File: design/flow/design.v
module mux2 #(parameter width = 16)
(
input sel,
input [width-1:0] a, b,
output logic [width-1:0] f
);
always_comb
begin
if (sel == 0)
f = a;
else
f = b;
end
endmodule
module mux4 #(parameter width = 16)
(
input [1:0] sel,
input [width-1:0] a, b, c, d,
output logic [width-1:0] f
);
always_comb
begin
if (sel == 2'b00)
f = a;
else if (sel == 2'b01)
f = b;
else if (sel == 2'b10)
f = c;
else
f = d;
end
endmodule
module register #(parameter width = 16)
(
    input clk,
    input load,
    input [width-1:0] in,
    output logic [width-1:0] out
);
logic [width-1:0] data;
always_ff @(posedge clk)
begin
    if (load)
    begin
        data <= in;
    end
end
always_comb
begin
    out = data;
end
endmodule
module array #(parameter width = 128, parameter has_reset = 0)
(
    input clk,
    input rst,
    input write,
    input logic [2:0] index,
    input [width-1:0] datain,
    output logic [width-1:0] dataout
);
logic [width-1:0] data [7:0];
always_ff @(posedge clk)
begin
    if (has_reset && rst)
    begin
        for (int i = 0; i < 8; i++)
        begin
            data[i] <= '0;
        end
    end
    else if (write == 1)
    begin
        data[index] <= datain;
    end
end
assign dataout = data[index];
endmodule
module cpudatainmux
(
	input [15:0] cpu_sel,
	input logic [127:0] dat_o_cpu,
	input logic [127:0] dat_i_cpu,
	output logic [127:0] cpudatainmux_out
);
mux2 #(.width (8)) cpudatainmux0
(
	.sel(cpu_sel[0]),
	.a(dat_o_cpu[7:0]), 
	.b(dat_i_cpu[7:0]),
	.f(cpudatainmux_out[7:0])
);
mux2 #(.width (8)) cpudatainmux1
(
	.sel(cpu_sel[1]),
	.a(dat_o_cpu[15:8]), 
	.b(dat_i_cpu[15:8]),
	.f(cpudatainmux_out[15:8])
);
mux2 #(.width (8)) cpudatainmux2
(
	.sel(cpu_sel[2]),
	.a(dat_o_cpu[23:16]), 
	.b(dat_i_cpu[23:16]),
	.f(cpudatainmux_out[23:16])
);
mux2 #(.width (8)) cpudatainmux3
(
	.sel(cpu_sel[3]),
	.a(dat_o_cpu[31:24]), 
	.b(dat_i_cpu[31:24]),
	.f(cpudatainmux_out[31:24])
);
mux2 #(.width (8)) cpudatainmux4
(
	.sel(cpu_sel[4]),
	.a(dat_o_cpu[39:32]), 
	.b(dat_i_cpu[39:32]),
	.f(cpudatainmux_out[39:32])
);
mux2 #(.width (8)) cpudatainmux5
(
	.sel(cpu_sel[5]),
	.a(dat_o_cpu[47:40]), 
	.b(dat_i_cpu[47:40]),
	.f(cpudatainmux_out[47:40])
);
mux2 #(.width (8)) cpudatainmux6
(
	.sel(cpu_sel[6]),
	.a(dat_o_cpu[55:48]), 
	.b(dat_i_cpu[55:48]),
	.f(cpudatainmux_out[55:48])
);
mux2 #(.width (8)) cpudatainmux7
(
	.sel(cpu_sel[7]),
	.a(dat_o_cpu[63:56]), 
	.b(dat_i_cpu[63:56]),
	.f(cpudatainmux_out[63:56])
);
mux2 #(.width (8)) cpudatainmux8
(
	.sel(cpu_sel[8]),
	.a(dat_o_cpu[71:64]), 
	.b(dat_i_cpu[71:64]),
	.f(cpudatainmux_out[71:64])
);
mux2 #(.width (8)) cpudatainmux9
(
	.sel(cpu_sel[9]),
	.a(dat_o_cpu[79:72]), 
	.b(dat_i_cpu[79:72]),
	.f(cpudatainmux_out[79:72])
);
mux2 #(.width (8)) cpudatainmux10
(
	.sel(cpu_sel[10]),
	.a(dat_o_cpu[87:80]), 
	.b(dat_i_cpu[87:80]),
	.f(cpudatainmux_out[87:80])
);
mux2 #(.width (8)) cpudatainmux11
(
	.sel(cpu_sel[11]),
	.a(dat_o_cpu[95:88]), 
	.b(dat_i_cpu[95:88]),
	.f(cpudatainmux_out[95:88])
);
mux2 #(.width (8)) cpudatainmux12
(
	.sel(cpu_sel[12]),
	.a(dat_o_cpu[103:96]), 
	.b(dat_i_cpu[103:96]),
	.f(cpudatainmux_out[103:96])
);
mux2 #(.width (8)) cpudatainmux13
(
	.sel(cpu_sel[13]),
	.a(dat_o_cpu[111:104]), 
	.b(dat_i_cpu[111:104]),
	.f(cpudatainmux_out[111:104])
);
mux2 #(.width (8)) cpudatainmux14
(
	.sel(cpu_sel[14]),
	.a(dat_o_cpu[119:112]), 
	.b(dat_i_cpu[119:112]),
	.f(cpudatainmux_out[119:112])
);
mux2 #(.width (8)) cpudatainmux15
(
	.sel(cpu_sel[15]),
	.a(dat_o_cpu[127:120]), 
	.b(dat_i_cpu[127:120]),
	.f(cpudatainmux_out[127:120])
);
endmodule
module cache_datapath
(
    input clk,
    input rst,
    input logic [15:0] adr_i_cpu_in,
	 input way0_write,
	 input v0_write,
	 input v0_in,
	 input dirty0_write,
	 input dirty0_in,
	 input way1_write,
	 input v1_write,
	 input v1_in,
	 input dirty1_write,
	 input dirty1_in,
	 input lru_write,
	 input lru_in,
	 output logic lru_out,
	 input datainmux_sel,
	 input memaddrmux_sel,
	 output logic dirty,
	 output logic hit,
	 output logic hit0,
	 output logic [127:0] dat_o_cpu,
	 input [15:0] cpu_sel,
	 input logic [127:0] dat_i_cpu_in,
	 output logic [127:0] dat_o_mem,
	 output logic [15:0] adr_o_mem,
	 input logic [127:0] dat_i_mem,
	 input load_mar,
	 input load_mdr,
	 input reginmux_sel,
	 input addrregmux_sel
);
logic [127:0] datainmux_out;
logic [127:0] data0_out;
logic [8:0] tag0_out;
logic valid0_out;
logic dirty0_out;
logic comp0_out;
logic [127:0] data1_out;
logic [8:0] tag1_out;
logic [8:0] tagmux_out;
logic valid1_out;
logic dirty1_out;
logic comp1_out;
logic hit1;
logic [15:0] write_back_addr;
logic [127:0] cpudatainmux_out;
logic [15:0] memaddrmux_out;
logic [127:0] memdatamux_out;
logic [15:0] adr_i_cpu;
logic [127:0] dat_i_cpu;
logic [15:0] mar_in;
logic [15:0] mar_out;
assign hit0 = (adr_i_cpu_in[15:7] == tag0_out) & valid0_out;
assign hit1 = (adr_i_cpu_in[15:7] == tag1_out) & valid1_out;
assign hit = hit0 | hit1;
assign write_back_addr = {tagmux_out,adr_i_cpu_in[6:4],4'b0000};
assign adr_o_mem = mar_out;
array #(.width(128)) data0
(
    .clk(clk),
    .rst(rst),
    .write(way0_write),
    .index(adr_i_cpu[6:4]),
    .datain(datainmux_out),
    .dataout(data0_out)
);
array #(.width(9)) tag0
(
    .clk(clk),
    .rst(rst),
    .write(way0_write),
    .index(adr_i_cpu[6:4]),
    .datain(adr_i_cpu[15:7]),
    .dataout(tag0_out)
);
array #(.width(1), .has_reset(1)) valid0
(
    .clk(clk),
    .rst(rst),
    .write(v0_write),
    .index(adr_i_cpu[6:4]),
    .datain(v0_in),
    .dataout(valid0_out)
);
array #(.width(1), .has_reset(1)) dirty0
(
    .clk(clk),
    .rst(rst),
    .write(dirty0_write),
    .index(adr_i_cpu[6:4]),
    .datain(dirty0_in),
    .dataout(dirty0_out)
);
array #(.width(128)) data1
(
    .clk(clk),
    .rst(rst),
    .write(way1_write),
    .index(adr_i_cpu[6:4]),
    .datain(datainmux_out),
    .dataout(data1_out)
);
array #(.width(9)) tag1
(
    .clk(clk),
    .rst(rst),
    .write(way1_write),
    .index(adr_i_cpu[6:4]),
    .datain(adr_i_cpu[15:7]),
    .dataout(tag1_out)
);
array #(.width(1), .has_reset(1)) valid1
(
    .clk(clk),
    .rst(rst),
    .write(v1_write),
    .index(adr_i_cpu[6:4]),
    .datain(v1_in),
    .dataout(valid1_out)
);
array #(.width(1), .has_reset(1)) dirty1
(
    .clk(clk),
    .rst(rst),
    .write(dirty1_write),
    .index(adr_i_cpu[6:4]),
    .datain(dirty1_in),
    .dataout(dirty1_out)
);
array #(.width(1), .has_reset(1)) lru
(
    .clk(clk),
    .rst(rst),
    .write(lru_write),
    .index(adr_i_cpu[6:4]),
    .datain(lru_in),
    .dataout(lru_out)
);
mux2 #(.width (128)) cpudatamux
(
	.sel(hit0),
	.a(data1_out), 
	.b(data0_out),
	.f(dat_o_cpu)
);
mux2 #(.width (128)) memdatamux
(
	.sel(lru_out),
	.a(data0_out), 
	.b(data1_out),
	.f(dat_o_mem)
);
mux2 #(.width (9)) tagmux
(
	.sel(lru_out),
	.a(tag0_out), 
	.b(tag1_out),
	.f(tagmux_out)
);
mux2 #(.width (1)) dirtymux
(
	.sel(lru_out),
	.a(dirty0_out), 
	.b(dirty1_out),
	.f(dirty)
);
mux2 #(.width (128)) datainmux
(
	.sel(datainmux_sel),
	.a(dat_i_mem), 
	.b(cpudatainmux_out),
	.f(datainmux_out)
);
cpudatainmux cpudatainmux1
(
	.cpu_sel,
	.dat_o_cpu,
	.dat_i_cpu,
	.cpudatainmux_out
);
assign dat_i_cpu = dat_i_cpu_in;
register #(.width(16)) mar
(
    .clk(clk),
    .load(load_mar),
    .in(mar_in),
    .out(mar_out)
);
mux2 #(.width (16)) addrregmux
(
	.sel(addrregmux_sel),
	.a(adr_i_cpu_in), 
	.b(mar_out),
	.f(adr_i_cpu)
);
mux2 #(.width (16)) reginmux
(
	.sel(reginmux_sel),
	.a(adr_i_cpu_in), 
	.b(write_back_addr),
	.f(mar_in)
);
endmodule
module cache_control
(
	 input clk,
	 input rst,
	 output logic way0_write,
	 output logic v0_write,
	 output logic v0_in,
	 output logic dirty0_write,
	 output logic dirty0_in,
	 output logic way1_write,
	 output logic v1_write,
	 output logic v1_in,
	 output logic dirty1_write,
	 output logic dirty1_in,
	 output logic lru_write,
	 output logic lru_in,
	 input lru_out,
	 output logic datainmux_sel,
	 output logic memaddrmux_sel,
	 input dirty,
	 input hit,
	 input hit0,
	 input mem_ack,
	 input mem_rty,
	 output logic mem_cyc,
	 output logic mem_stb,
	 output logic mem_we,
	 input cpu_cyc,
	 input cpu_stb,
	 input cpu_we,
	 output logic cpu_ack,
	 output logic load_mdr,
	 output logic reginmux_sel,
	 output logic addrregmux_sel,
	 output logic load_mar
);
localparam [1:0] hit_idle   = 2'd0,
                 allocate   = 2'd1,
                 write_back = 2'd2,
                 strobe     = 2'd3;
logic [1:0] state, next_states;
always_comb
begin : state_actions
	 way0_write = 1'b0;
	 v0_write = 1'b0;
	 v0_in = 1'b0;
	 dirty0_write= 1'b0;
	 dirty0_in= 1'b0;
	 way1_write = 1'b0;
	 v1_write= 1'b0;
	 v1_in= 1'b0;
	 dirty1_write= 1'b0;
	 dirty1_in= 1'b0;
	 lru_write= 1'b0;
	 lru_in = 1'b0;
	 datainmux_sel= 1'b0;
	 memaddrmux_sel= 1'b0;
	 mem_cyc = 1'b0;
	 mem_stb = 1'b0;
	 mem_we = 1'b0;
	 cpu_ack = 1'b0;
	load_mdr = (cpu_cyc & cpu_stb);
	addrregmux_sel = 1'b0;
	 case(state)
		hit_idle: begin
			if (cpu_cyc & cpu_stb  & hit ) begin
				if (hit0) begin
					lru_in = 1;
					lru_write = 1;
				end
				else begin
					lru_in = 0;
					lru_write = 1;
				end
				if (cpu_we) begin
					datainmux_sel = 1;
					if(hit0) begin
						way0_write = 1;
						v0_write = 1;
						v0_in = 1;
						dirty0_write= 1;
						dirty0_in= 1;
					end
					else begin
						way1_write = 1;
						v1_write = 1;
						v1_in = 1;
						dirty1_write= 1;
						dirty1_in= 1;
					end
				end
				cpu_ack = 1'b1;
			end
		end
		allocate: begin
			mem_cyc = 1;
			mem_stb = 1;
			mem_we = 0;
			addrregmux_sel = 1;
			if(lru_out == 0) begin
				way0_write = 1;
				v0_write = 1;
				v0_in = 1;
				dirty0_write= 1;
				dirty0_in= 0;
			end
			else begin
				way1_write = 1;
				v1_write = 1;
				v1_in = 1;
				dirty1_write= 1;
				dirty1_in= 0;
			end
		end
		write_back: begin
		addrregmux_sel = 1;
			memaddrmux_sel = 1;
			mem_we = 1;
			mem_cyc = 1;
			mem_stb = 1;
		end
		strobe: begin
			mem_cyc = 0;
			mem_stb = 0;
		end
		default:  ;
	endcase
end
always_comb
begin : next_state_logic
	  next_states = state;
	  reginmux_sel = 0;
	  load_mar = 0;
	  case(state)
		hit_idle:	
			if(cpu_cyc & cpu_stb) begin
					if(hit == 1) next_states = hit_idle;
						else begin 
							load_mar = 1;
							if(dirty == 0) 
							begin
								next_states = allocate;
							end
							else 
							begin
								next_states = write_back;
								reginmux_sel = 1;
							end
						end
			end
		allocate: if (mem_ack == 0) next_states = allocate;
						else next_states = hit_idle;
		write_back: if (mem_ack == 0) next_states = write_back;
						else next_states = strobe;
		strobe: begin
			load_mar = 1;
			next_states = allocate;
		end
	endcase
end
always_ff @(posedge clk)
begin: next_state_assignment
	 if (rst)
		state <= hit_idle;
	 else
		state <= next_states;
end
endmodule
module cache
(
    input clk,
    input rst,
    input  [11:0]  cpu_adr,
    input  [127:0] cpu_dat_m,
    input  [15:0]  cpu_sel,
    input          cpu_cyc,
    input          cpu_stb,
    input          cpu_we,
    output [127:0] cpu_dat_s,
    output         cpu_ack,
    output         cpu_rty,
    output [11:0]  mem_adr,
    output [127:0] mem_dat_m,
    output [15:0]  mem_sel,
    output         mem_cyc,
    output         mem_stb,
    output         mem_we,
    input  [127:0] mem_dat_s,
    input          mem_ack,
    input          mem_rty
);
logic way0_write;
logic v0_write;
logic v0_in;
logic dirty0_write;
logic dirty0_in;
logic way1_write;
logic v1_write;
logic v1_in;
logic dirty1_write;
logic dirty1_in;
logic lru_write;
logic lru_in;
logic lru_out;
logic datainmux_sel;
logic memaddrmux_sel;
logic dirty;
logic hit;
logic hit0;
logic load_mar;
logic load_mdr;
logic [15:0] adr_i_cpu;
logic [15:0] adr_o_mem;
logic reginmux_sel;
logic addrregmux_sel;
assign cpu_rty = cpu_stb & cpu_cyc & (!cpu_ack);
assign adr_i_cpu = {cpu_adr,4'b0000};
assign mem_sel = 16'b1111111111111111;
assign mem_adr = adr_o_mem[15:4];
cache_control cache_controller
(
	 .clk(clk),
	 .rst(rst),
	 .way0_write,
	 .v0_write,
	 .v0_in,
	 .dirty0_write,
	 .dirty0_in,
	 .way1_write,
	 .v1_write,
	 .v1_in,
	 .dirty1_write,
	 .dirty1_in,
	 .lru_write,
	 .lru_in,
	 .lru_out,
	 .datainmux_sel,
	 .memaddrmux_sel,
	 .dirty,
	 .hit,
	 .hit0,
	 .mem_ack,
	 .mem_rty,
	 .mem_cyc,
	 .mem_stb,
	 .mem_we,
	 .cpu_cyc,
	 .cpu_stb,
	 .cpu_we,
	 .cpu_ack,
	 .load_mar,
	 .load_mdr,
	 .reginmux_sel,
	 .addrregmux_sel
);
cache_datapath cache_datapath1
(
    .clk(clk),
    .rst(rst),
    .adr_i_cpu_in(adr_i_cpu),
	 .way0_write,
	 .v0_write,
	 .v0_in,
	 .dirty0_write,
	 .dirty0_in,
	 .way1_write,
	 .v1_write,
	 .v1_in,
	 .dirty1_write,
	 .dirty1_in,
	 .lru_write,
	 .lru_in,
	 .lru_out,
	 .datainmux_sel,
	 .memaddrmux_sel,
	 .dirty,
	 .hit,
	 .hit0,
	 .dat_o_cpu(cpu_dat_s),
	 .cpu_sel,
	 .dat_i_cpu_in(cpu_dat_m),
	 .dat_o_mem(mem_dat_m),
	 .adr_o_mem,
	 .dat_i_mem(mem_dat_s),
	 .load_mar,
	 .load_mdr,
	 .reginmux_sel,
	 .addrregmux_sel
);
endmodule
File: design/flow/run.sh
#!/bin/bash
# the make line also repeats each setting of config.mk as NAME=value (left out here)
make -C /OpenROAD-flow-scripts/flow DESIGN_CONFIG=/design/flow/config.mk WORK_HOME=/design/flow/orfs CLKGATE_MAP_FILE= finish
File: design/flow/config.mk
export PLATFORM = sky130hd
export DESIGN_NAME = cache
export DESIGN_NICKNAME = cache
export VERILOG_FILES = /design/flow/design.v
export SDC_FILE = /design/flow/constraint.sdc
export NUM_CORES = 4
export LEC_CHECK = 0
export CAP_MARGIN = 20
export CORE_MARGIN = 2
export CORE_UTILIZATION = 72
export SETUP_SLACK_MARGIN = -0.04
export SLEW_MARGIN = 20
File: design/flow/constraint.sdc
create_clock -name core_clock -period 4.16 [get_ports {clk}]
set_input_delay 0.8320 -clock core_clock [delete_from_list [all_inputs] [get_ports {clk}]]
set_output_delay 0.8320 -clock core_clock [all_outputs]
set_load 0.01 [all_outputs]
==> results of run 1 <==
metrics by stage:
step | util [%] | instances | cell area (sq um) | hold WS, ns | power [uW]
CTS | 94.1 | 12000 | 132000 | 0.466 | 49800
detailed placement | 86.6 | 11400 | 121000 | 0.457 | 30300
global placement | 86.6 | 11400 | 121000 | 0.443 | 30200
floorplan | - | 8565 | 102000 | 0.419 | 27300
repair_timing:
action                      CTS
buffers inserted            155
gates resized               926
pin swaps                    54
cloned                       29
hold buffers                  0
setup endpoints to repair  3729
routing by layer:
layer	overflow	global-route usage, %
met1	0	82.5
met2	23	95.8
met3	0	69.6
met4	40	82.0
met5	0	27.5
==> run notes, run 1 <==
run results: yosys cell count=8550, Yosys top cell by instances=nor2_1, GRT overflow=63, Exit stage=global routing, Post-synth regs=2248, fp util=72.7%, row cnt=137, CTS root buffer=clkbuf_16, area figure in the yosys stat output=102000 sq um, most frequent cells after synthesis=nor2_1, edfxtp_1, nand2_1, worst slack, placed=-1.72 ns, core area=140000 sq um, ao+oa area frac=14.3%, # clock sinks=2248, Buffers on Ports=562, Synth async-reset ratio=0%, Synth Area in Simple Gates=12.5%, XORs/XNORs by Area=0.137%, IO Pins=580, Synth Seq Share=66.2%, status=stopped before the end, Mapped Area=102000 sq um, DIE AREA=144000 sq um, largest area contributor in the netlist=edfxtp_1, die span in x=380 um, CTS max path bufs=3, RePlAce Congestion=0.956, Main logic family=AND-OR/OR-AND gates, GRT Total Usage=81.8%, Mux area share=2.32%, Synth Area per Inst=11.9 sq um, Die H=380 um, Adder Share, Synth=0%, share of the synthesized area in the top cell type=65.8%, H-tree level count=4, stop err=[ERROR GRT-0232] Routing congestion too high. Check the congestion heatmap in the GUI., TritonCTS Buffers=211, Top cells by area=edfxtp_1, nor2_1, a22oi_1, YS warnings=10, count of library flops with an enable pin=2228, post-synthesis cell count=8550, DP HPWL=255000 um, main flop type=edfxtp_1, Yosys cell types=76
==> run 2: changes to the inputs <==
Settings changed: ABC_AREA set to 1, CAP_MARGIN 20 to 40, CELL_PAD_IN_SITES_DETAIL_PLACEMENT set to 1, CELL_PAD_IN_SITES_GLOBAL_PLACEMENT set to 1, CORE_UTILIZATION 72 to 67, CTS_CLUSTER_DIAMETER set to 138, GPL_ROUTABILITY_DRIVEN set to 1, GPL_TIMING_DRIVEN set to 0, MIN_ROUTING_LAYER set to met1, PLACE_DENSITY_LB_ADDON set to 0.0, SETUP_SLACK_MARGIN -0.04 to 0.31, SLEW_MARGIN 20 to 40, TNS_END_PERCENT set to 65.
Clock period 4.16 ns to 6.95 ns, I/O delays scaled along.
==> run 2 against run 1 <==
  * The run fails in detailed placement
  * Die area grew 9.8%
  * Synthesized area up 2.2%
  * Synthesized cell count increased by 12%
==> run notes, run 2 <==
run results: status=stopped before the end, Exit stage=detailed placement, stop err=[ERROR DPL-0033] detailed placement checks failed during check placement., share of the synthesized area in the top cell type=64.3%, row cnt=144, Yosys top cell by instances=edfxtp_1, fp util=67.5%, Die H=398 um, Synth Seq Share=64.7%, Buffers on Ports=545, Synth Area in Simple Gates=13.2%, core area=154000 sq um, Adder Share, Synth=0%, Top cells by area=edfxtp_1, a21oi_1, nand2_1, Yosys cell types=39, die span in x=398 um, Main logic family=AND-OR/OR-AND gates, RePlAce Congestion=1.04, count of library flops with an enable pin=2228, yosys cell count=9543, Mapped Area=104000 sq um, XORs/XNORs by Area=0%, YS warnings=10, most frequent cells after synthesis=edfxtp_1, a21oi_1, nand2_1, Mux area share=0%, ao+oa area frac=16.4%, Synth Area per Inst=10.9 sq um, IO Pins=580, Synth async-reset ratio=0%, area figure in the yosys stat output=104000 sq um, post-synthesis cell count=9543, Post-synth regs=2248, DIE AREA=158000 sq um, main flop type=edfxtp_1, largest area contributor in the netlist=edfxtp_1
run 2: per-stage QoR:
stage                   instance area (sq um)  worst slack [ns]  std cells  hold slack (ns)  total power (uW)
after floorplan                        104000             0.409       9558            0.421             17500
after global placement                 112000             -7.33      12100            0.438             20400
==> run 3: changes to the inputs <==
Settings changed: ABC_AREA 1 to unset, CAP_MARGIN 40 to 20, CELL_PAD_IN_SITES_DETAIL_PLACEMENT 1 to unset, CELL_PAD_IN_SITES_GLOBAL_PLACEMENT 1 to unset, CORE_UTILIZATION 67 to 66, CTS_CLUSTER_DIAMETER 138 to unset, CTS_CLUSTER_SIZE set to 63, GPL_ROUTABILITY_DRIVEN 1 to unset, GPL_TIMING_DRIVEN 0 to unset, MIN_ROUTING_LAYER met1 to unset, PLACE_DENSITY_LB_ADDON 0.0 to unset, SETUP_SLACK_MARGIN 0.31 to -0.32, SLEW_MARGIN 40 to 20, TNS_END_PERCENT 65 to 80.
Clock period 6.95 ns to 4.0 ns, I/O delays scaled along.
==> run 3 against run 2 <==
  * The layout now fails its checks (negative setup slack)
  * Die area fell by 0.70%
  * Synthesized area down 2.2%
  * Synthesized cell count is 10% lower
==> run notes, run 3 <==
fresh numbers from the pnr run: Clock group=20000 uW, Post-synth regs=2248, Synth Seq Share=66.2%, top power group=registers, GRT Total Usage=49.8%, global route hottest layer=met2, Sequential Area=67300 sq um, Synth Area per Inst=11.9 sq um, Startpoint Class=flop, Worst Setup End Kind=output port, sequential power share=49.0%, Top cells by area=edfxtp_1, nor2_1, a22oi_1, area figure in the yosys stat output=102000 sq um, worst r2r src=cache_datapath1.mar.data[6]$_DFFE_PP_, WP buf/inv=4, Slew Limit Fails=0, Synth Area in Simple Gates=12.5%, Pre-antenna DRT Iters=12, delay of the slowest critical-path stage=0.59 ns, Mapped Area=102000 sq um, Comb area=31400 sq um, Adder Share, Synth=0%, critical path depth=10, GRT overflow=0, Avg WL per Cell=34.1 um, Net Sw Power=13200 uW, OpenROAD warning count=36, filler-free cell count of the finished design=12.1k, Worst Setup EP=mem_dat_m[0], Post-DRT Antenna Nets=0, Crit Path Max Fanout=85, skew final=0.0464 ns, first-pass GRT wire length=566000 um, fp util=66.3%, main flop type=edfxtp_1, Worst-Margin Slew=1.13 ns, R2R Setup Slk=-1.06 ns, hold path depth=2, Synth async-reset ratio=0%, PwrDens=397 nW/um^2, CTS max path bufs=3, switch share=25.2%, Gate power share=12.6%, routed vias=87.9k, CP Class=reg2out, final hold vios=0, H-tree level count=4, core area=154000 sq um, Die H=397 um, clk latency late pin=0.88 ns, largest net degree at the start of global routing=105, TNS Setup=-3055.51 ns, DP HPWL=244000 um, peak supply drop=0.406 mV, vias in the first global route=85.5k, Max Cap Violations=0, row cnt=144, Buffers on Ports=562, SO Faults=negative setup slack, grt met3 use=16.8%, Clock Power Share=38.3%, Post-CTS Hold Buffers=0, post-layout util=85.7%, hold_sp=cpu_adr[1], CTS tree=yes, crit path cell chain=or4b_4 > o21a_4 > buf_12 > buf_16 > buf_16 > a21oi_1 > a21oi_1 > and3_1 > mux2i_1 > clkdlybuf4s50_1, Main logic family=AND-OR/OR-AND gates, hold crit path type=in2reg, final tally of setup violations=4703, IO Pins=580, DIE AREA=157000 sq um, worst setup margin=-1.35 ns, P_int=39100 uW, Hold EP=cache_datapath1.mar.data[5]$_DFFE_PP_, cycle use final=134%, count of library flops with an enable pin=2228, Yosys cell types=76, FILL cells=7397, placed instance area=121000 sq um, largest area contributor in the netlist=edfxtp_1, initial antenna violation count=4, Placed Cells incl. Taps=11.5k, CP required=3.20 ns, post-synthesis cell count=8550, most frequent cells after synthesis=nor2_1, edfxtp_1, nand2_1, die span in x=397 um, share of the synthesized area in the top cell type=65.8%, Yosys top cell by instances=nor2_1, yosys cell count=8550, Period minus WS final=5.35 ns, CP top delay family=buffers and inverters, # clock sinks=2248, TritonCTS Buffers=216, Mux area share=2.32%, R2R depth=18, XORs/XNORs by Area=0.137%, final instance area=132000 sq um, slowest CP cell=clkdlybuf4s50_1, RePlAce Congestion=0.932, ao+oa area frac=14.3%, YS warnings=10, worst rel slew slack=24.5%, Arr. time, crit path=4.55 ns, fmax=187 MHz, RSZ-0062 raised after global routing=true, GR Layer Usage met2=73.3%, P_comb=6590 uW, total power=52200 uW, leakage power=0.0521 uW, CTS root buffer=clkbuf_16, Area Growth Syn to Fin=29.3%, Seq. pwr=25600 uW, Post-route DRC=0, worst r2r dst=cache_datapath1.data1.data[6][38]$_SDFFCE_PN0P_, Routed WL=413000 um, M1 GR Usage=63.0%, DRT iter0 DRCs=18.2k, status=finished with violations, nets=10.2k, mean number of vias per cell=7.26, crit path launch=cache_datapath1.mar.data[5]$_DFFE_PP_, clk slew on worst S/H paths=0.06 ns
## run 3: per-layer routing
| metal | share of wire [%] | vias to the layer above |
|---|---|---|
| met5 | 0.072 | - |
| met4 | 8.6 | 10 |
| met3 | 18 | 2282 |
| met2 | 43 | 9712 |
| met1 | 30 | 41500 |
| li1 | - | 34400 |
## run 3: layout make-up
class,count,share of cell area (%)
diodes,15,0.0285
clock buffers,263,4.28
clock inverters,122,0.825
inverters,166,0.521
multi-input cells,5269,23.9
flip-flops and latches,2248,51.2
well taps,2044,1.94
repair buffers,1985,17.4
## run 3: timing repair
| item | 4_1_cts | 5_1_grt |
|---|---|---|
| endpoints found under the setup margin | 3601 | 4444 |
| setup buffers | 83 | 114 |
| endpoints found under the hold margin | 0 | 0 |
| gates resized | 594 | 416 |
| cloned | 15 | 31 |
| pin swaps | 52 | 55 |
## run 3: metrics by stage
stage	setup WS (ns)	hold slack, ns
floorplan	-1.51	0.419
global placement	-1.44	0.439
detailed placement	-1.41	0.441
CTS	-1.12	0.451
global route	-1.28	0.360
finish	-1.35	0.348
==> run 4: changes to the inputs <==
Settings changed: CORE_UTILIZATION 66 to 62, CTS_CLUSTER_SIZE 63 to unset, PLACE_DENSITY set to 0.6, SETUP_SLACK_MARGIN -0.32 to 0.2, TNS_END_PERCENT 80 to unset.
Clock period 4.0 ns to 2.52 ns, I/O delays scaled along.
==> run 4 against run 3 <==
  * Clock power grew 66%
  * Count of clock-buffer cells in the layout grew 15
  * Still fails the layout checks on negative setup slack
  * Global-route usage decreased by 3.0 points
  * Core utilization is 3.5 points lower
  * Clock skew about the same
  * Critical endpoint is now cpu_dat_s[85]
  * Sequential power rose by 59%
  * Die area up 6.4%
  * Flip-flop count stayed put
  * First-iteration DRC count shrank 12%
  * Sequential share of layout area fell by 0.83 points
  * Synthesized area unchanged
==> run notes, run 4 <==
fresh numbers from the pnr run: worst r2r dst=cache_datapath1.data1.data[3][76]$_SDFFCE_PN0P_, Routed WL=412000 um, P_int=63200 uW, largest area contributor in the netlist=edfxtp_1, switch share=25.2%, CP required=2.02 ns, CTS max path bufs=3, PwrDens=631 nW/um^2, YS warnings=10, Clock Power Share=39.3%, final hold vios=0, WP buf/inv=7, delay of the slowest critical-path stage=0.47 ns, Startpoint Class=flop, main flop type=edfxtp_1, Mux area share=2.32%, XORs/XNORs by Area=0.137%, ao+oa area frac=14.3%, CP top delay family=buffers and inverters, Main logic family=AND-OR/OR-AND gates, SO Faults=negative setup slack, Avg WL per Cell=33.3 um, critical path depth=15, Net Sw Power=21300 uW, filler-free cell count of the finished design=12.4k, crit path cell chain=buf_6 > or4b_4 > o21a_4 > buf_12 > buf_4 > a211oi_1 > a2111o_1 > xor2_2 > and4_4 > nand3_4 > buf_12 > buf_12 > buf_16 > a22oi_2 > clkdlybuf4s15_2, Worst-Margin Slew=1.20 ns, hold_sp=mem_ack, hold path depth=3, die span in x=409 um, worst setup margin=-2.74 ns, final instance area=134000 sq um, Top cells by area=edfxtp_1, nor2_1, a22oi_1, final tally of setup violations=4735, H-tree level count=4, Gate power share=12.6%, R2R depth=16, Worst Setup End Kind=output port, cycle use final=209%, TritonCTS Buffers=220, placed instance area=122000 sq um, Yosys top cell by instances=nor2_1, Hold EP=cache_controller.state[0]$_DFF_P_, P_comb=10600 uW, peak supply drop=0.703 mV, CTS root buffer=clkbuf_16, worst r2r src=cache_controller.state[0]$_DFF_P_, Arr. time, crit path=4.76 ns, Post-route DRC=0, vias in the first global route=83.9k, RePlAce Congestion=0.941, Crit Path Max Fanout=7, OpenROAD warning count=33, worst rel slew slack=18.8%, Seq. pwr=40700 uW, Period minus WS final=5.26 ns, Worst path most repeated cell=buf_12, Placed Cells incl. Taps=11.7k, count of library flops with an enable pin=2228, DP HPWL=251000 um, crit path launch=cache_datapath1.mar.data[5]$_DFFE_PP_, CTS tree=yes, slowest CP cell=or4b_4, Synth Area in Simple Gates=12.5%, post-synthesis cell count=8550, Adder Share, Synth=0%, fp util=62.5%, clk slew on worst S/H paths=0.06 ns, Mapped Area=102000 sq um, Max Cap Violations=0, Synth async-reset ratio=0%, initial antenna violation count=13, # clock sinks=2248, Yosys cell types=76, Buffers on Ports=562, Slew Limit Fails=0, area figure in the yosys stat output=102000 sq um, first-pass GRT wire length=568000 um, yosys cell count=8550, R2R Setup Slk=-2.65 ns, Worst Setup EP=cpu_dat_s[85], skew final=0.0467 ns, worst slack, placed=-2.65 ns, leakage power=0.0529 uW, fmax=190 MHz, Synth Area per Inst=11.9 sq um, GRT overflow=0, Pre-antenna DRT Iters=14, largest net degree at the start of global routing=97, GRT Total Usage=46.8%, top power group=registers, mean number of vias per cell=7.03, core area=163000 sq um, Post-synth regs=2248, DIE AREA=167000 sq um, RSZ-0062 raised after global routing=true, share of the synthesized area in the top cell type=65.8%, Clock group=33200 uW, FILL cells=8727, hold crit path type=in2reg, Die H=409 um, status=finished with violations, sequential power share=48.1%, IO Pins=580, routed vias=87.1k, row cnt=148, CP Class=reg2out, clk latency late pin=0.90 ns, Synth Seq Share=66.2%, nets=10.3k, Post-DRT Antenna Nets=0, DRT iter0 DRCs=16.1k, most frequent cells after synthesis=nor2_1, edfxtp_1, nand2_1, Area Growth Syn to Fin=31.5%
[run 4: cell type report]
| type | count | area, sq um | share of cell area [%] |
|---|---|---|---|
| Multi-Input combinational cell | 5268 | 31700 | 23.7 |
| Clock inverter | 130 | 1420 | 1.06 |
| Inverter | 166 | 686 | 0.513 |
| Clock buffer | 278 | 5740 | 4.29 |
| Tap cell | 2175 | 2720 | 2.03 |
| Antenna cell | 12 | 30.0 | 0.0225 |
| Sequential cell | 2248 | 67300 | 50.3 |
| Timing Repair Buffer | 2112 | 24200 | 18.1 |
[run 4: what timing repair did]
action / in CTS / in global routing
endpoints found under the hold margin: 0 / 0
hold buffers: 0 / 0
gates cloned: 19 / 22
pin swaps: 46 / 63
resized: 579 / 581
setup buffers: 99 / 118
endpoints found under the setup margin: 4739 / 4743
[run 4: layer usage]
metal / vias to the layer above / wire length [um] / GRT usage [%]
met5: - / 113 / 0
met4: 16 / 30900 / 28.2
met3: 1746 / 71900 / 14.1
met2: 8812 / 179000 / 69.7
met1: 41900 / 131000 / 60.9
li1: 34600 / - / -
[run 4: per-stage QoR]
stage          total power, uW  util [%]   TNS, ns  hold slack (ns)
2_1_floorplan            45100         -  -9260.15            0.419
3_3_place_gp             50100      74.7         -            0.435
3_5_place_dp             50200      74.7         -            0.440
4_1_cts                  82700      80.5  -8771.33            0.254
5_1_grt                  85500      82.2         -            0.303
6_report                 84400      82.2  -9864.60            0.280
==> run 5: changes to the inputs <==
Settings changed: ABC_AREA set to 1, CELL_PAD_IN_SITES_DETAIL_PLACEMENT set to 2, CORE_ASPECT_RATIO set to 1.13, CORE_MARGIN 2 to 10, CORE_UTILIZATION 62 to 48, CTS_CLUSTER_DIAMETER set to 40, GPL_ROUTABILITY_DRIVEN set to 1, GPL_TIMING_DRIVEN set to 0, HOLD_SLACK_MARGIN set to -0.08, MAX_ROUTING_LAYER set to met4, MIN_ROUTING_LAYER set to met2, PLACE_DENSITY 0.6 to 0.9, SETUP_SLACK_MARGIN 0.2 to 2.81.
Clock period 2.52 ns to 10.2 ns, I/O delays scaled along.
==> run 5 against run 4 <==
  * The run now fails in clock tree synthesis
  * Synthesized area grew 2.2%
  * Synthesized cell count grew 12%
  * Die area grew 41%
==> run notes, run 5 <==
run results: yosys cell count=9543, count of library flops with an enable pin=2228, Exit stage=clock tree synthesis, largest area contributor in the netlist=edfxtp_1, placed instance area=117000 sq um, Synth async-reset ratio=0%, Placed Cells incl. Taps=13.1k, DIE AREA=236000 sq um, IO Pins=580, Main logic family=AND-OR/OR-AND gates, status=stopped before the end, Yosys top cell by instances=edfxtp_1, Post-synth regs=2248, Synth Area in Simple Gates=13.2%, Yosys cell types=39, die span in x=458 um, Die H=515 um, YS warnings=10, Synth Area per Inst=10.9 sq um, Top cells by area=edfxtp_1, a21oi_1, nand2_1, Mux area share=0%, post-synthesis cell count=9543, main flop type=edfxtp_1, Synth Seq Share=64.7%, share of the synthesized area in the top cell type=64.3%, XORs/XNORs by Area=0%, ao+oa area frac=16.4%, most frequent cells after synthesis=edfxtp_1, a21oi_1, nand2_1, DP HPWL=570000 um, Buffers on Ports=545, Adder Share, Synth=0%, RePlAce Congestion=1.15, stop err=[ERROR DPL-0033] detailed placement checks failed during check placement., fp util=48.3%, area figure in the yosys stat output=104000 sq um, row cnt=181, worst slack, placed=0.322 ns, Mapped Area=104000 sq um, core area=215000 sq um
run 5: per-stage QoR:
stage | hold slack (ns) | TNS, ns | utilization (%)
3_5_place_dp | 0.462 | 0 | 54.3
3_3_place_gp | 0.437 | -8573.07 | 52.5
2_1_floorplan | 0.421 | 0 | -
==> run 6: changes to the inputs <==
Settings changed: CELL_PAD_IN_SITES_DETAIL_PLACEMENT 2 to unset, CORE_ASPECT_RATIO 1.13 to unset, CORE_MARGIN 10 to 2, CORE_UTILIZATION 48 to 72, CTS_CLUSTER_DIAMETER 40 to unset, CTS_CLUSTER_SIZE set to 15, GPL_ROUTABILITY_DRIVEN 1 to 0, GPL_TIMING_DRIVEN 0 to unset, HOLD_SLACK_MARGIN -0.08 to unset, MAX_ROUTING_LAYER met4 to unset, MIN_ROUTING_LAYER met2 to unset, PLACE_DENSITY 0.9 to unset, PLACE_DENSITY_LB_ADDON set to 0.14, SETUP_SLACK_MARGIN 2.81 to 0.2.
Clock period 10.2 ns to 1.91 ns, I/O delays scaled along.
==> run 6 against run 5 <==
  * The run fails in global routing
  * Synthesized area did not move
  * Die area fell by 37%
  * Synthesized cell count did not move
==> run notes, run 6 <==
run results: Yosys top cell by instances=edfxtp_1, Buffers on Ports=562, H-tree level count=4, core area=143000 sq um, Adder Share, Synth=0%, Die H=384 um, DP HPWL=242000 um, status=stopped before the end, Mapped Area=104000 sq um, ao+oa area frac=16.4%, count of library flops with an enable pin=2228, row cnt=139, DIE AREA=148000 sq um, Main logic family=AND-OR/OR-AND gates, area figure in the yosys stat output=104000 sq um, Synth Area per Inst=10.9 sq um, post-synthesis cell count=9543, die span in x=384 um, fp util=72.5%, Top cells by area=edfxtp_1, a21oi_1, nand2_1, YS warnings=10, Synth Area in Simple Gates=13.2%, CTS max path bufs=3, IO Pins=580, XORs/XNORs by Area=0%, Yosys cell types=39, most frequent cells after synthesis=edfxtp_1, a21oi_1, nand2_1, Post-synth regs=2248, main flop type=edfxtp_1, Synth async-reset ratio=0%, # clock sinks=2248, CTS root buffer=clkbuf_16, TritonCTS Buffers=212, worst slack, placed=-2.54 ns, share of the synthesized area in the top cell type=64.3%, yosys cell count=9543, Exit stage=global routing, Synth Seq Share=64.7%, Mux area share=0%, largest area contributor in the netlist=edfxtp_1
[run 6: metrics by stage]
step           cells  cell area [sq um]
2_1_floorplan   9558             104000
4_1_cts        12700             130000
3_5_place_dp   12200             122000
3_3_place_gp   12200             122000
[run 6: what timing repair did]
item | CTS
hold buffers | 0
resized | 171
pin swaps | 14
gates cloned | 20
setup endpoints to repair | 4745
setup buffers | 37
==> run 7: changes to the inputs <==
Settings changed: CTS_CLUSTER_DIAMETER set to 28, CTS_CLUSTER_SIZE 15 to 47, GPL_ROUTABILITY_DRIVEN 0 to unset, PLACE_DENSITY_LB_ADDON 0.14 to 0.22, SETUP_SLACK_MARGIN 0.2 to -0.04.
Clock period 1.91 ns to 3.46 ns, I/O delays scaled along.
==> run 7 against run 6 <==
  * The flow again stops in global routing
  * Synthesized area did not move
  * Die area did not move
  * Synthesized cell count did not move
==> run notes, run 7 <==
run results: row cnt=139, Die H=384 um, GRT Total Usage=85.9%, area figure in the yosys stat output=104000 sq um, largest area contributor in the netlist=edfxtp_1, XORs/XNORs by Area=0%, ao+oa area frac=16.4%, placed instance area=122000 sq um, DIE AREA=148000 sq um, IO Pins=580, Synth Area per Inst=10.9 sq um, YS warnings=10, post-synthesis cell count=9543, TritonCTS Buffers=429, Post-CTS Hold Buffers=0, Mux area share=0%, Synth async-reset ratio=0%, fp util=72.5%, Post-synth regs=2248, main flop type=edfxtp_1, DP HPWL=249000 um, core area=143000 sq um, yosys cell count=9543, count of library flops with an enable pin=2228, status=stopped before the end, CTS root buffer=clkbuf_16, CTS max path bufs=4, share of the synthesized area in the top cell type=64.3%, Synth Area in Simple Gates=13.2%, Exit stage=global routing, most frequent cells after synthesis=edfxtp_1, a21oi_1, nand2_1, die span in x=384 um, RePlAce Congestion=0.953, Yosys cell types=39, Mapped Area=104000 sq um, Adder Share, Synth=0%, Synth Seq Share=64.7%, # clock sinks=2248, GRT overflow=259, Yosys top cell by instances=edfxtp_1, H-tree level count=5, stop err=[ERROR GRT-0116] Global routing finished with congestion. Check the congestion regions in the DRC Viewer., Placed Cells incl. Taps=12.2k, Top cells by area=edfxtp_1, a21oi_1, nand2_1, Buffers on Ports=562, Main logic family=AND-OR/OR-AND gates
run 7: through the flow:
stage	TNS [ns]	worst slack [ns]	utilization [%]
after CTS	-1952.65	-1.47	95.8
after detailed placement	-4779.20	-1.30	84.7
after global placement	-4662.70	-1.30	84.7
after floorplan	-3046.19	-1.41	-
run 7: routing by layer:
layer	track usage (%)	overflow
met5	49.3	1
met4	85.5	133
met3	77.3	1
met2	96.2	117
met1	85.9	7
run 7: repair_timing:
item                       4_1_cts
gates resized                  470
gates cloned                    22
pin swaps                       53
setup buffers                   62
hold endpoints to repair         0
setup endpoints to repair     4696
==> run 8: changes to the inputs <==
Settings changed: ABC_AREA 1 to unset, CORE_UTILIZATION 72 to 66, CTS_CLUSTER_DIAMETER 28 to unset, CTS_CLUSTER_SIZE 47 to unset, PLACE_DENSITY set to 0.6, PLACE_DENSITY_LB_ADDON 0.22 to unset, SETUP_SLACK_MARGIN -0.04 to 0.2.
Clock period 3.46 ns to 4.0 ns, I/O delays scaled along.
==> run 8 against run 7 <==
  * The layout now fails its checks (negative setup slack)
  * Die area is 6.6% higher
  * Synthesized area fell by 2.2%
  * Synthesized cell count shrank 10%
==> run notes, run 8 <==
fresh numbers from the pnr run: yosys cell count=8550, leakage power=0.0521 uW, global route hottest layer=met2, core area=154000 sq um, SO Faults=negative setup slack, Arr. time, crit path=4.48 ns, largest net degree at the start of global routing=105, Worst-Margin Slew=1.17 ns, critical path depth=12, top power group=registers, area figure in the yosys stat output=102000 sq um, post-synthesis cell count=8550, ao+oa area frac=14.3%, CP Class=in2out, Main logic family=AND-OR/OR-AND gates, GR Layer Usage met2=74.4%, Avg WL per Cell=34.3 um, Yosys top cell by instances=nor2_1, nets=10.2k, routed vias=88.5k, die span in x=397 um, most frequent cells after synthesis=nor2_1, edfxtp_1, nand2_1, Slew Limit Fails=0, H-tree level count=4, Die H=397 um, clk latency late pin=0.87 ns, Net Sw Power=13200 uW, TritonCTS Buffers=216, crit path cell chain=clkdlybuf4s50_1 > buf_4 > nand2b_1 > o21a_4 > buf_12 > buf_12 > buf_16 > a21oi_1 > a221oi_1 > and3_1 > mux2i_1 > clkdlybuf4s50_1, row cnt=144, crit path launch=cpu_adr[1], DIE AREA=157000 sq um, initial antenna violation count=9, worst r2r dst=cache_datapath1.data1.data[6][113]$_SDFFCE_PN0P_, fmax=189 MHz, Seq. pwr=25600 uW, fp util=66.3%, CTS root buffer=clkbuf_16, Worst Setup EP=mem_dat_m[120], Mapped Area=102000 sq um, Clock Power Share=38.2%, # clock sinks=2248, Routed WL=416000 um, main flop type=edfxtp_1, final hold slack=0.459 ns, peak supply drop=0.395 mV, CTS tree=yes, worst rel slew slack=21.8%, TNS Setup=-3787.10 ns, Synth Seq Share=66.2%, switch share=25.2%, largest area contributor in the netlist=edfxtp_1, Yosys cell types=76, XORs/XNORs by Area=0.137%, Period minus WS final=5.28 ns, Post-synth regs=2248, P_int=39100 uW, Post-route DRC=0, M1 GR Usage=63.7%, FILL cells=7252, Placed Cells incl. Taps=11.5k, Max Cap Violations=0, Worst Setup End Kind=output port, Startpoint Class=input port, Adder Share, Synth=0%, clk slew on worst S/H paths=0.06 ns, PwrDens=395 nW/um^2, hold_sp=cache_datapath1.valid1.data[3]$_DFF_P_, Top cells by area=edfxtp_1, nor2_1, a22oi_1, DRT iter0 DRCs=18.5k, Post-DRT Antenna Nets=0, filler-free cell count of the finished design=12.1k, Sequential Area=67300 sq um, GRT Total Usage=51.0%, post-layout util=86.2%, Mux area share=2.32%, Hold EP=cache_datapath1.valid1.data[3]$_DFF_P_, Area Growth Syn to Fin=30.1%, slowest CP cell=clkdlybuf4s50_1, Synth Area in Simple Gates=12.5%, WP buf/inv=6, grt met3 use=18.4%, vias in the first global route=86.9k, first-pass GRT wire length=578000 um, skew final=0.0387 ns, DP HPWL=244000 um, sequential power share=49.0%, worst setup margin=-1.28 ns, OpenROAD warning count=37, mean number of vias per cell=7.30, Synth async-reset ratio=0%, YS warnings=10, GRT overflow=0, count of library flops with an enable pin=2228, Crit Path Max Fanout=85, delay of the slowest critical-path stage=0.51 ns, Pre-antenna DRT Iters=14, Gate power share=12.8%, Clock group=20000 uW, P_comb=6700 uW, final tally of setup violations=4703, worst r2r src=cache_controller.state[0]$_DFF_P_, Buffers on Ports=562, R2R depth=22, Synth Area per Inst=11.9 sq um, cycle use final=132%, Comb area=32000 sq um, hold path depth=2, RePlAce Congestion=0.932, IO Pins=580, CTS max path bufs=3, status=finished with violations, RSZ-0062 raised after global routing=true, hold crit path type=reg2reg, CP required=3.20 ns, share of the synthesized area in the top cell type=65.8%, CP top delay family=buffers and inverters, final hold vios=0, R2R Setup Slk=-1.16 ns, Post-CTS Hold Buffers=0
run 8: timing repair:
| action | CTS | global route |
|---|---|---|
| resized | 1022 | 276 |
| pin swaps | 64 | 53 |
| endpoints found under the setup margin | 4712 | 4730 |
| endpoints found under the hold margin | 0 | 0 |
| gates cloned | 27 | 14 |
| buffers inserted | 144 | 56 |
run 8: layer usage:
| layer | wire, um | up-vias |
|---|---|---|
| met5 | 274 | - |
| met4 | 34900 | 15 |
| met3 | 78100 | 2353 |
| met2 | 178000 | 10100 |
| met1 | 124000 | 41700 |
| li1 | - | 34500 |
run 8: stage by stage:
step           area (sq um)  total power, uW  setup WS [ns]
2_1_floorplan        102000            28400          -1.51
3_3_place_gp         121000            31400          -1.44
3_5_place_dp         121000            31500          -1.41
4_1_cts              131000            51400          -1.14
5_1_grt              132000            52900          -1.30
6_report             132000            52300          -1.28
run 8: final cells by class:
cell class	instances	area share, %
clock buffer	263	4.26
tap	2044	1.93
clock inverter	122	0.820
antenna	8	0.0151
sequential	2248	50.8
inverter	166	0.522
multi-input combinational	5268	24.2
timing repair buffer	2013	17.5
==> run 9: changes to the inputs <==
Settings changed: ABC_AREA set to 1, CORE_UTILIZATION 66 to 72, CTS_CLUSTER_DIAMETER set to 31, CTS_CLUSTER_SIZE set to 15, GPL_ROUTABILITY_DRIVEN set to 0, HOLD_SLACK_MARGIN set to 0.29, PLACE_DENSITY 0.6 to unset, PLACE_DENSITY_LB_ADDON set to 0.14, SETUP_SLACK_MARGIN 0.2 to 0.46.
Clock period 4.0 ns to 1.91 ns, I/O delays scaled along.
==> run 9 against run 8 <==
  * The flow now stops in global routing
  * Die area decreased by 6.2%
  * Synthesized area increased by 2.2%
  * Synthesized cell count increased by 12%
==> run notes, run 9 <==
run results: stop err=[ERROR GRT-0116] Global routing finished with congestion. Check the congestion regions in the DRC Viewer., GRT Total Usage=86.5%, die span in x=384 um, Post-synth regs=2248, ao+oa area frac=16.4%, Synth async-reset ratio=0%, area figure in the yosys stat output=104000 sq um, status=stopped before the end, Main logic family=AND-OR/OR-AND gates, CTS root buffer=clkbuf_16, Die H=384 um, H-tree level count=5, # clock sinks=2248, Synth Area per Inst=10.9 sq um, row cnt=139, TritonCTS Buffers=375, most frequent cells after synthesis=edfxtp_1, a21oi_1, nand2_1, GRT overflow=661, YS warnings=10, DIE AREA=148000 sq um, Synth Area in Simple Gates=13.2%, main flop type=edfxtp_1, share of the synthesized area in the top cell type=64.3%, Yosys top cell by instances=edfxtp_1, Adder Share, Synth=0%, CTS max path bufs=4, XORs/XNORs by Area=0%, Buffers on Ports=562, Placed Cells incl. Taps=12.2k, post-synthesis cell count=9543, fp util=72.5%, IO Pins=580, Mux area share=0%, yosys cell count=9543, Exit stage=global routing, Synth Seq Share=64.7%, Yosys cell types=39, largest area contributor in the netlist=edfxtp_1, Top cells by area=edfxtp_1, a21oi_1, nand2_1, core area=143000 sq um, count of library flops with an enable pin=2228, Mapped Area=104000 sq um, DP HPWL=242000 um
## run 9: through the flow
stage / setup slack [ns] / util [%] / area (sq um)
4_1_cts: -2.65 / 96.1 / 138000
3_5_place_dp: -2.54 / 85.1 / 122000
3_3_place_gp: -2.59 / 85.1 / 122000
2_1_floorplan: -2.86 / - / 104000
## run 9: routing by layer
metal | global-route usage [%] | GRT overflow
met3 | 76.6 | 9
met4 | 88.1 | 263
met1 | 85.8 | 11
met5 | 49.6 | 0
met2 | 97.6 | 378
## run 9: timing repair
item | CTS
endpoints found under the setup margin | 4745
gates cloned | 36
pin swaps | 40
hold buffers | 12
gates resized | 532
endpoints found under the hold margin | 21
setup buffers | 96
==> run 10: changes to the inputs <==
Settings changed: ABC_AREA 1 to unset, CELL_PAD_IN_SITES_DETAIL_PLACEMENT set to 2, CELL_PAD_IN_SITES_GLOBAL_PLACEMENT set to 3, CORE_UTILIZATION 72 to 40, CTS_CLUSTER_DIAMETER 31 to unset, CTS_CLUSTER_SIZE 15 to unset, GPL_ROUTABILITY_DRIVEN 0 to unset, HOLD_SLACK_MARGIN 0.29 to unset, PLACE_DENSITY set to 0.6, PLACE_DENSITY_LB_ADDON 0.14 to unset, SETUP_SLACK_MARGIN 0.46 to 1.31.
Clock period 1.91 ns to 7.5 ns, I/O delays scaled along.
==> run 10 against run 9 <==
  * Now clean on timing, DRC and antenna
  * Die area rose by 75%
  * Synthesized cell count fell by 10%
  * Synthesized area fell by 2.2%
==> run notes, run 10 <==
fresh numbers from the pnr run: worst r2r src=cache_controller.state[0]$_DFF_P_, clk latency late pin=0.92 ns, PwrDens=230 nW/um^2, nets=9408, hold crit path type=reg2reg, cycle use final=84.2%, worst rel slew slack=18.3%, Clock group=11700 uW, Arr. time, crit path=4.81 ns, hold_sp=cache_datapath1.valid1.data[3]$_DFF_P_, fmax=158 MHz, hold path depth=2, H-tree level count=4, leakage power=0.0470 uW, CP Class=in2out, final hold slack=0.470 ns, # clock sinks=2248, Gate power share=10.9%, CTS max path bufs=3, vias in the first global route=86.8k, slowest CP cell=a2111o_1, Worst Setup End Kind=output port, GRT overflow=0, post-layout util=48.8%, Pre-antenna DRT Iters=6, Avg WL per Cell=38.0 um, peak supply drop=0.266 mV, Post-synth regs=2248, fp util=40.1%, CP top delay family=buffers and inverters, Mapped Area=102000 sq um, Post-route DRC=0, RSZ-0062 raised after global routing=true, share of the synthesized area in the top cell type=65.8%, IO Pins=580, CP required=6.00 ns, Post-DRT Antenna Nets=0, largest area contributor in the netlist=edfxtp_1, worst setup margin=1.19 ns, skew final=0.0352 ns, Period minus WS final=6.31 ns, Routed WL=482000 um, yosys cell count=8550, TNS Setup=0 ns, DP HPWL=261000 um, delay of the slowest critical-path stage=0.48 ns, switch share=25.9%, worst slack, placed=0.0225 ns, R2R Setup Slk=1.60 ns, Yosys top cell by instances=nor2_1, final instance area=124000 sq um, Main logic family=AND-OR/OR-AND gates, first-pass GRT wire length=665000 um, core area=253000 sq um, Yosys cell types=76, crit path launch=cpu_adr[0], Post-CTS Hold Buffers=0, area figure in the yosys stat output=102000 sq um, mean number of vias per cell=6.48, post-synthesis cell count=8550, YS warnings=10, Top cells by area=edfxtp_1, nor2_1, a22oi_1, Seq. pwr=13700 uW, placed instance area=113000 sq um, final tally of setup violations=0, Worst-Margin Slew=1.23 ns, Synth Seq Share=66.2%, GRT Total Usage=36.1%, P_int=21100 uW, Slew Limit Fails=0, sequential power share=48.0%, status=finished clean, XORs/XNORs by Area=0.137%, Adder Share, Synth=0%, P_comb=3120 uW, Buffers on Ports=562, worst r2r dst=cache_datapath1.data1.data[1][80]$_SDFFCE_PN0P_, Area Growth Syn to Fin=21.7%, CTS tree=yes, DIE AREA=258000 sq um, Crit Path Max Fanout=14, ao+oa area frac=14.3%, Hold EP=cache_datapath1.valid1.data[3]$_DFF_P_, WP buf/inv=8, Die H=508 um, TritonCTS Buffers=241, OpenROAD warning count=49, crit path cell chain=buf_8 > o21ai_4 > buf_6 > and2_4 > mux2i_1 > a2111o_1 > xor2_2 > buf_4 > buf_4 > o211a_4 > nand3_4 > buf_4 > buf_16 > buf_8 > a22oi_2 > dlygate4sd2_1, Startpoint Class=input port, count of library flops with an enable pin=2228, DRT iter0 DRCs=10.7k, largest net degree at the start of global routing=130, critical path depth=16, Net Sw Power=7370 uW, initial antenna violation count=20, Clock Power Share=41.1%, clk slew on worst S/H paths=0.06 ns, most frequent cells after synthesis=nor2_1, edfxtp_1, nand2_1, Worst Setup EP=cpu_dat_s[83], Worst path most repeated cell=buf_4, top power group=registers, CTS root buffer=clkbuf_16, R2R depth=16, Synth Area per Inst=11.9 sq um, row cnt=185, die span in x=508 um, Synth async-reset ratio=0%, main flop type=edfxtp_1, Synth Area in Simple Gates=12.5%, Max Cap Violations=0, final hold vios=0, Mux area share=2.32%, RePlAce Congestion=0.789, routed vias=82.3k
run 10: cell type report:
class	count	area, sq um
diodes	11	27.5
clock buffers	301	6320
clock inverters	151	1160
fillers	24700	130000
inverters	166	686
multi-input cells	5272	31100
flip-flops and latches	2248	67300
well taps	3366	4210
repair buffers	1188	12900
run 10: per-stage QoR:
stage                     total power (uW)  instances
after floorplan                      15100       8565
after global placement               16600      12100
after detailed placement             16600      12100
after CTS                            28300      12600
after global routing                 29000      12700
final                                28500      12700
run 10: metal layers:
metal / up-vias / routed length [um] / track usage [%] / part of all wire (%)
met2: 4341 / 229000 / 59.2 / 47
met3: 701 / 39900 / 4.68 / 8.3
met4: 4 / 15700 / 11.8 / 3.3
met1: 44400 / 198000 / 49.5 / 41
li1: 32800 / - / - / -
met5: - / 30 / 0 / 0.0062
run 10: repair_timing:
action	CTS	global route
setup buffers	81	33
resized	316	179
cloned	17	14
pin swaps	62	20
endpoints found under the setup margin	763	179
endpoints found under the hold margin	0	0
==> run 11: changes to the inputs <==
Settings changed: ABC_AREA set to 1, CELL_PAD_IN_SITES_DETAIL_PLACEMENT 2 to unset, CELL_PAD_IN_SITES_GLOBAL_PLACEMENT 3 to unset, CORE_ASPECT_RATIO set to 0.73, CORE_MARGIN 2 to 10, CORE_UTILIZATION 40 to 48, CTS_CLUSTER_DIAMETER set to 137, GPL_ROUTABILITY_DRIVEN set to 0, PLACE_DENSITY 0.6 to unset, SETUP_SLACK_MARGIN 1.31 to 2.81.
Clock period 7.5 ns to 10.2 ns, I/O delays scaled along.
==> run 11 against run 10 <==
  * Still clean on timing, DRC and antenna
  * Sequential share of layout area up 1.1 points
  * Cell area down 2.0%
  * Power down 24%
  * Final cell count up 1.2%
  * Synthesized cell count up 12%
  * Hold slack worse by 0.016 ns
  * Global-route usage down 2.3 points
  * Non-clock buffer count down 264
  * Synthesized area up 2.2%
  * Routed wire length down 13%
  * Core utilization up 7.7 points
  * Register-to-register slack better by 2.7 ns
  * Critical path type unchanged
  * Largest cell class unchanged
==> run notes, run 11 <==
fresh numbers from the pnr run: # clock sinks=2248, WL met2=184000 um, PwrDens=179 nW/um^2, initial antenna violation count=12, DIE AREA=236000 sq um, worst setup margin=2.92 ns, worst r2r src=cache_controller.state[3]$_DFF_P_, Top cells by area=edfxtp_1, a21oi_1, nand2_1, post-synthesis cell count=9543, R2R Setup Slk=4.26 ns, clk latency late pin=0.87 ns, Post-synth regs=2248, final tally of setup violations=0, row cnt=145, peak supply drop=0.282 mV, Yosys top cell by instances=edfxtp_1, P_comb=3470 uW, CTS max path bufs=3, fmax=137 MHz, TritonCTS Buffers=217, Adder Share, Synth=0%, Met1 Wirelength=155000 um, slowest CP cell=clkdlybuf4s50_1, CTS tree=yes, Gate power share=16.0%, count of library flops with an enable pin=2228, GRT overflow=0, H-tree level count=4, Arr. time, crit path=5.24 ns, mean number of vias per cell=6.53, hold crit path type=reg2reg, core area=215000 sq um, first-pass GRT wire length=582000 um, crit path cell chain=dlymetal6s2s_1 > inv_1 > o21ai_0 > nand2_2 > buf_4 > buf_6 > nand2_1 > nor2_4 > buf_4 > buf_16 > buf_6 > a22oi_1 > and2_0 > nand4_1 > inv_1 > nand2_1 > and2_1 > clkdlybuf4s50_1, Synth Area in Simple Gates=13.2%, YS warnings=10, vias in the first global route=79.4k, P_int=15800 uW, Die H=418 um, Area Growth Syn to Fin=16.7%, CP required=8.16 ns, Mux area share=0%, clk slew on worst S/H paths=0.07 ns, R2R depth=15, Clock group=8140 uW, area figure in the yosys stat output=104000 sq um, crit path launch=cpu_adr[2], Startpoint Class=input port, Post-DRT Antenna Nets=0, filler-free cell count of the finished design=12.9k, worst slack, placed=1.53 ns, IO Pins=580, WP buf/inv=9, yosys cell count=9543, TNS Setup=0 ns, RSZ-0062 raised after global routing=false, Seq. pwr=10100 uW, Main logic family=AND-OR/OR-AND gates, hold_sp=cache_datapath1.valid1.data[3]$_DFF_P_, Buffers on Ports=562, switch share=27.2%, GRT Total Usage=33.8%, final hold vios=0, die span in x=565 um, Worst Setup EP=cpu_dat_s[19], CTS root buffer=clkbuf_16, Pre-antenna DRT Iters=6, Worst Setup End Kind=output port, fp util=48.4%, Net Sw Power=5910 uW, top power group=registers, CP Class=in2out, Routed WL=418000 um, sequential power share=46.6%, met3 routed WL=59000 um, DRT iter0 DRCs=14.0k, Avg WL per Cell=32.5 um, hold path depth=2, CP top delay family=buffers and inverters, leakage power=0.0422 uW, Max Used Layer=met5, largest net degree at the start of global routing=127, largest area contributor in the netlist=edfxtp_1, Synth Seq Share=64.7%, Worst-Margin Slew=1.20 ns, Slew Limit Fails=0, DP HPWL=212000 um, Max Cap Violations=0, skew final=0.0329 ns, ao+oa area frac=16.4%, status=finished clean, total power=21700 uW, Synth Area per Inst=10.9 sq um, share of the synthesized area in the top cell type=64.3%, Mapped Area=104000 sq um, cycle use final=71.4%, routed vias=83.9k, Crit Path Max Fanout=26, delay of the slowest critical-path stage=0.56 ns, worst rel slew slack=20.1%, XORs/XNORs by Area=0%, most frequent cells after synthesis=edfxtp_1, a21oi_1, nand2_1, worst r2r dst=cache_datapath1.data0.data[7][34]$_SDFFCE_PN0P_, Yosys cell types=39, Post-route DRC=0, Placed Cells incl. Taps=12.3k, final hold slack=0.454 ns, Synth async-reset ratio=0%, OpenROAD warning count=40, Hold EP=cache_datapath1.valid1.data[3]$_DFF_P_, nets=10.1k, critical path depth=18, Period minus WS final=7.28 ns, main flop type=edfxtp_1, Clock Power Share=37.4%
## run 11: through the flow
step | util, % | instance area (sq um)
2_1_floorplan | - | 104000
3_3_place_gp | 51.9 | 112000
3_5_place_dp | 51.9 | 112000
4_1_cts | 56.1 | 121000
5_1_grt | 56.5 | 121000
6_report | 56.5 | 121000
## run 11: what timing repair did
item / in CTS / in global routing
gates cloned: 34 / 8
resized: 208 / 76
setup buffers: 67 / 34
hold buffers: 0 / 0
setup endpoints to repair: 258 / 253
pin swaps: 15 / 16
## run 11: area by class of cell
cell class,count,area [sq um]
multi-input cells,5999,31200
inverters,414,1760
well taps,2866,3590
clock inverters,128,1300
diodes,5,12.5
repair inverters,1,8.76
fillers,18300,93500
flip-flops and latches,2248,67300
clock buffers,269,5690
repair buffers,924,10500
## run 11: layer usage
metal  GRT usage [%]  up-vias
met5               0        -
met4            14.0       10
met3            8.72     1004
met2            51.0     6368
met1            46.5    41300
li1                -    35200
==> run 12: changes to the inputs <==
Settings changed: ABC_AREA 1 to unset, CORE_ASPECT_RATIO 0.73 to unset, CORE_MARGIN 10 to 2, CORE_UTILIZATION 48 to 66, CTS_CLUSTER_DIAMETER 137 to unset, CTS_CLUSTER_SIZE set to 57, GPL_ROUTABILITY_DRIVEN 0 to unset, PLACE_DENSITY set to 0.6, SETUP_SLACK_MARGIN 2.81 to 1.13, TNS_END_PERCENT set to 75.
Clock period 10.2 ns to 4.0 ns, I/O delays scaled along.
==> run 12 against run 11 <==
  * Critical path depth is 6 lower
  * Highest routed layer unchanged
  * Core utilization is 30 points higher
  * Sequential power went up to 2.5 times the previous value
  * Register-to-register slack worse by 5.4 ns
  * Die area is 33% lower
  * Setup slack worse by 4.2 ns
  * Now fails the layout checks on negative setup slack
  * Count of clock-buffer cells in the layout is 6 lower
==> run notes, run 12 <==
fresh numbers from the pnr run: routed vias=88.5k, Comb area=32000 sq um, # clock sinks=2248, slowest CP cell=clkdlybuf4s50_1, Adder Share, Synth=0%, Synth Area per Inst=11.9 sq um, XORs/XNORs by Area=0.137%, row cnt=144, Yosys top cell by instances=nor2_1, GRT Total Usage=51.0%, area figure in the yosys stat output=102000 sq um, Die H=397 um, Sequential Area=67300 sq um, Net Sw Power=13200 uW, R2R Setup Slk=-1.16 ns, hold path depth=2, core area=154000 sq um, initial antenna violation count=9, Worst Setup End Kind=output port, worst r2r dst=cache_datapath1.data1.data[6][113]$_SDFFCE_PN0P_, ao+oa area frac=14.3%, DRT iter0 DRCs=18.5k, Post-DRT Antenna Nets=0, IO Pins=580, nets=10.2k, OpenROAD warning count=37, WP buf/inv=6, Avg WL per Cell=34.3 um, CTS root buffer=clkbuf_16, CP top delay family=buffers and inverters, crit path launch=cpu_adr[1], worst rel slew slack=21.8%, worst r2r src=cache_controller.state[0]$_DFF_P_, Gate power share=12.8%, worst slack, placed=-1.41 ns, delay of the slowest critical-path stage=0.51 ns, Routed WL=416000 um, main flop type=edfxtp_1, critical path depth=12, die span in x=397 um, Clock group=20000 uW, DP HPWL=244000 um, Synth Seq Share=66.2%, Seq. pwr=25600 uW, Worst-Margin Slew=1.17 ns, CP required=3.20 ns, cycle use final=132%, YS warnings=10, first-pass GRT wire length=578000 um, CTS max path bufs=3, mean number of vias per cell=7.30, clk slew on worst S/H paths=0.06 ns, CTS tree=yes, top power group=registers, GRT overflow=0, Startpoint Class=input port, Synth async-reset ratio=0%, skew final=0.0387 ns, most frequent cells after synthesis=nor2_1, edfxtp_1, nand2_1, DIE AREA=157000 sq um, vias in the first global route=86.9k, RePlAce Congestion=0.932, Main logic family=AND-OR/OR-AND gates, FILL cells=7252, P_comb=6700 uW, largest area contributor in the netlist=edfxtp_1, RSZ-0062 raised after global routing=true, leakage power=0.0521 uW, P_int=39100 uW, yosys cell count=8550, final hold vios=0, Worst Setup EP=mem_dat_m[120], CP Class=in2out, R2R depth=22, Mapped Area=102000 sq um, Synth Area in Simple Gates=12.5%, clk latency late pin=0.87 ns, final tally of setup violations=4703, Post-synth regs=2248, Arr. time, crit path=4.48 ns, Period minus WS final=5.28 ns, Mux area share=2.32%, Post-route DRC=0, status=finished with violations, placed instance area=121000 sq um, hold crit path type=reg2reg, PwrDens=395 nW/um^2, Max Cap Violations=0, share of the synthesized area in the top cell type=65.8%, Hold EP=cache_datapath1.valid1.data[3]$_DFF_P_, peak supply drop=0.395 mV, Crit Path Max Fanout=85, Yosys cell types=76, Slew Limit Fails=0, worst setup margin=-1.28 ns, SO Faults=negative setup slack, Buffers on Ports=562, hold_sp=cache_datapath1.valid1.data[3]$_DFF_P_, TritonCTS Buffers=216, count of library flops with an enable pin=2228, fmax=189 MHz, Area Growth Syn to Fin=30.1%, post-synthesis cell count=8550, Pre-antenna DRT Iters=14, H-tree level count=4, final instance area=132000 sq um, switch share=25.2%, fp util=66.3%, largest net degree at the start of global routing=105, crit path cell chain=clkdlybuf4s50_1 > buf_4 > nand2b_1 > o21a_4 > buf_12 > buf_12 > buf_16 > a21oi_1 > a221oi_1 > and3_1 > mux2i_1 > clkdlybuf4s50_1, sequential power share=49.0%, Top cells by area=edfxtp_1, nor2_1, a22oi_1, Clock Power Share=38.2%
-- run 12: repair_timing --
action / 4_1_cts / 5_1_grt
pin swaps: 64 / 53
gates resized: 1022 / 276
endpoints found under the setup margin: 4733 / 4733
hold buffers: 0 / 0
setup buffers: 144 / 56
cloned: 27 / 14
hold endpoints to repair: 0 / 0
-- run 12: final cells by class --
class,count,area share (%)
clock inverter,122,0.820
sequential,2248,50.8
clock buffer,263,4.26
multi-input combinational,5268,24.2
antenna,8,0.0151
inverter,166,0.522
timing repair buffer,2013,17.5
tap,2044,1.93
-- run 12: through the flow --
step                 TNS, ns  cells  utilization [%]  hold slack (ns)  power [uW]
detailed placement  -4759.97  11500             78.6            0.441       31500
floorplan           -3130.62   8565                -            0.419       28400
global placement    -4772.60  11500             78.6            0.439       31400
CTS                 -2764.86  12100             85.2            0.428       51400
global route        -3776.99  12100             86.2            0.472       52900
finish              -3787.10  12100             86.2            0.459       52300
-- run 12: layer usage --
metal / vias to the layer above / track usage [%] / wire, um
met5: - / 0.0616 / 274
met1: 41700 / 63.7 / 124000
met3: 2353 / 18.4 / 78100
met4: 15 / 35.4 / 34900
li1: 34500 / - / -
met2: 10100 / 74.4 / 178000
Power is estimated from default activity; no workload was simulated.
